Setup of try-maple:
## dct_4x4_core
module dct_4x4_core (
    input          clk,
    input          reset,
    input          i_valid,
    output         i_ready,
    input  [255:0] i_data,
    output         o_valid,
    input          o_ready,
    output [255:0] o_data
);
Size in the first run: about 81000 sq um of cells after synthesis.
==> flow/config.mk <==
export PLATFORM = sky130hd
export DESIGN_NAME = dct_4x4_core
export DESIGN_NICKNAME = dct_4x4_core
export VERILOG_FILES = /design/flow/design.v
export SDC_FILE = /design/flow/constraint.sdc
export NUM_CORES = 4
export LEC_CHECK = 0
export ABC_AREA = 1
export CAP_MARGIN = 20
export CELL_PAD_IN_SITES_DETAIL_PLACEMENT = 1
export CELL_PAD_IN_SITES_GLOBAL_PLACEMENT = 3
export CORE_MARGIN = 2
export CORE_UTILIZATION = 65
export CTS_CLUSTER_DIAMETER = 43
export CTS_CLUSTER_SIZE = 66
export MAX_ROUTING_LAYER = met4
export MIN_ROUTING_LAYER = met2
export PLACE_DENSITY_LB_ADDON = 0.28
export SETUP_SLACK_MARGIN = 0.34
export SLEW_MARGIN = 0
==> flow/constraint.sdc <==
create_clock -name core_clock -period 3.43 [get_ports {clk}]
set_input_delay 0.6860 -clock core_clock [delete_from_list [all_inputs] [get_ports {clk}]]
set_output_delay 0.6860 -clock core_clock [all_outputs]
set_load 0.01 [all_outputs]
run.sh (not shown) runs the stock make flow with config.mk's settings and CLKGATE_MAP_FILE=.
try-maple did not finish: a tool error stopped it during 3_1_place_gp_skip_io.
[inputs] try-pepper vs try-maple
- changing SLEW_MARGIN from 0 to 20
- removing CELL_PAD_IN_SITES_GLOBAL_PLACEMENT (formerly 3)
- removing SETUP_SLACK_MARGIN (formerly 0.34)
- removing PLACE_DENSITY_LB_ADDON (formerly 0.28)
- removing CELL_PAD_IN_SITES_DETAIL_PLACEMENT (formerly 1)
- removing CTS_CLUSTER_DIAMETER (formerly 43)
- removing ABC_AREA (formerly 1)
- removing CTS_CLUSTER_SIZE (formerly 66)
- changing CORE_UTILIZATION from 65 to 66
- removing MIN_ROUTING_LAYER (formerly met2)
- removing MAX_ROUTING_LAYER (formerly met4)
- changing the clock period (ns, I/O delays scaled along) from 3.43 to 3.93
==> comparison <==
The runs compared here, try-maple and try-pepper, all ended either early or with open violations.
try-maple | ERROR | 3_1_place_gp_skip_io
try-pepper reports a lower floorplan core area than try-maple does.
[diff] die size, try-pepper relative to try-maple: improvement
try-pepper ended up with a lower simple-gate portion of the synthesized area than try-maple did.
Synthesized instance count for try-pepper: 1898 down relative to try-maple
--- input diff try-pepper..try-garnet ---
- an added PLACE_DENSITY of 0.6
- a change of the clock period (ns, I/O delays scaled along) from 3.93 to 3.98
Results
- try-garnet had finished all stages when the layout checks came back failing, citing setup timing.
- On final worst-path setup slack: between try-pepper and try-garnet, it ends up higher for try-garnet.
- Against try-pepper, try-garnet comes in 0.62 points lower on final cell utilization of the core.
- As of try-garnet, final area had fallen slightly compared to try-pepper.
- Clock transition at the register clock pins on the worst setup and hold paths after CTS: try-garnet vs try-pepper — no meaningful difference
For try-fjord, these inputs were changed with respect to try-garnet:
- CTS_CLUSTER_DIAMETER now 363, previously not set
- CTS_CLUSTER_SIZE now 25, previously not set
- PLACE_DENSITY no longer set, was 0.6
- CORE_UTILIZATION now 72, was 66
- the clock period (ns, I/O delays scaled along) now 3.93, was 3.98
Results
To summarise try-fjord: no stage aborted, but the layout did not pass its checks, failing on setup timing. Finished, but not clean: try-garnet, with setup timing. try-fjord vs try-garnet, first element of the critical path: u_dct_4x4.row_out[13][0] vs u_dct_4x4.row_out[6][0]. try-garnet → try-fjord: fmax decreased 5.8%, synthesis-to-finish area growth decreased 3.3 points, clock transition time at the flip-flop clock pins of the worst setup and hold paths grew by 0.04 ns, setup slack after layout decreased by 0.30 ns relative to the old numbers. The final area of try-fjord was superior to that of try-garnet. For try-fjord, the worst setup path endpoint was u_dct_4x4.col_out[14][12], unlike try-garnet, where it was u_dct_4x4.col_out[6][13]. Delta (try-fjord minus try-garnet): wire length moved up, total of clock buffers placed in the layout shrank by 67%, core utilization now sits higher.
